red:
// TL_UART
module TL_UART #(
    parameter [15:0] C_DEFAULT_BAUD_RATE = 16'd868,
    parameter C_DEFAULT_TX_ON = 1,
    parameter C_DEFAULT_RX_ON = 1,
    parameter C_TILELINK_ID_WIDTH = 1
) (
    input  wire                           uart_clock_i,
    input  wire                           uart_reset_i,
    input  wire [                    2:0] uart_a_opcode,
    input  wire [                    2:0] uart_a_param,
    input  wire [                    2:0] uart_a_size,
    input  wire [C_TILELINK_ID_WIDTH-1:0] uart_a_source,
    input  wire [                   11:0] uart_a_address,
    input  wire [                    3:0] uart_a_mask,
    input  wire [                   31:0] uart_a_data,
    input  wire                           uart_a_corrupt,
    input  wire                           uart_a_valid,
    output wire                           uart_a_ready,
    output wire [                    2:0] uart_d_opcode,
    output wire [                    1:0] uart_d_param,
    output wire [                    2:0] uart_d_size,
    output wire [C_TILELINK_ID_WIDTH-1:0] uart_d_source,
    output wire                           uart_d_denied,
    output wire [                   31:0] uart_d_data,
    output wire                           uart_d_corrupt,
    output wire                           uart_d_valid,
    input  wire                           uart_d_ready,
    input  wire                           UART_RX,
    output wire                           UART_TX,
    output wire                           UART_RX_IRQ,
    output wire                           UART_TX_IRQ
);
export LEC_CHECK = 0
export ABC_AREA = 1
export CAP_MARGIN = 20
export CORE_MARGIN = 2
export CORE_UTILIZATION = 37
export CTS_CLUSTER_DIAMETER = 306
export CTS_CLUSTER_SIZE = 29
export GPL_ROUTABILITY_DRIVEN = 0
export GPL_TIMING_DRIVEN = 0
export HOLD_SLACK_MARGIN = 0.1
export MAX_ROUTING_LAYER = met4
export SETUP_SLACK_MARGIN = -0.26
export SLEW_MARGIN = 20
create_clock -name core_clock -period 8.0 [get_ports {uart_clock_i}]
run.sh (not shown) runs the stock make flow with config.mk's settings and CLKGATE_MAP_FILE=.
red reached the end of the flow, and the finished layout is clean on the timing, DRC and antenna checks.
Input changes introduced in blue (baseline for comparison: red):
- CTS_CLUSTER_SIZE: 29 -> unset
- GPL_TIMING_DRIVEN: 0 -> unset
- HOLD_SLACK_MARGIN: 0.1 -> unset
- PLACE_DENSITY: unset -> 0.6
- CTS_CLUSTER_DIAMETER: 306 -> unset
- GPL_ROUTABILITY_DRIVEN: 0 -> unset
- ABC_AREA: 1 -> unset
- MAX_ROUTING_LAYER: met4 -> unset
- SETUP_SLACK_MARGIN: -0.26 -> unset
- CORE_UTILIZATION: 37 -> 68
- the clock period (ns, I/O delays scaled along): 8.0 -> 2.75
[summary]
- A worst setup path endpoint of tx_fifo_inst.fifo[25][5] is what red shows, while rx_fifo_inst.fifo[23][2] belongs to blue.
- blue finished every stage and its layout cleared the timing, DRC and antenna checks.
- Going from red to blue, the power was found to have gone up by 16 mW.
- Diff red -> blue: area of the core decreased by 48% relative to the old numbers; non-clock buffer count higher.
> inputs changed (blue -> green)
- changing CORE_UTILIZATION from 68 to 26
- changing the clock period (ns, I/O delays scaled along) from 2.75 to 10.1
## What came out
Transition time at the pin with the least slew margin for green: 120 ps up relative to blue
Summary: with blue as the reference, clock buffer count in green moved up by more than 10%.
Measured against green, the die outline height of blue comes out at 0.62 times the reference value.
green was carried through to the last stage, and its layout satisfied the timing, DRC and antenna checks.
From blue to green the numbers moved as follows: power decreased 73%, leakage dissipation lower.
Higher met1 layer usage reported by global route goes to blue over green.
The following lists how orange was set up differently from green:
- an added ABC_AREA of 1
- a change of CORE_UTILIZATION from 26 to 65
- a change of the clock period (ns, I/O delays scaled along) from 10.1 to 5.79
[summary]
Relative to green, the count of routing violations after the opening detailed-route iteration measured on orange has increased by more than half. Diff green -> orange: sequential share of cell area higher; area used by sequential logic in the layout roughly the same; AND-OR/OR-AND share of the synthesized area higher. | layout-stage area growth over the synthesis result | lower: orange |.
[inputs] purple vs orange
- a change of CORE_UTILIZATION from 65 to 64
- a deleted ABC_AREA that had been 1
- a change of the clock period (ns, I/O delays scaled along) from 5.79 to 3.33
Notes after the runs:
Of purple and orange, the lower setup skew after layout belongs to orange. Comparing purple and orange, the higher overall power of the completed layout was measured on purple. Share of the final layout cell area in sequential cells was higher in the run labelled purple.
Power figures rest on the tool's default switching activity, not on a simulated workload.
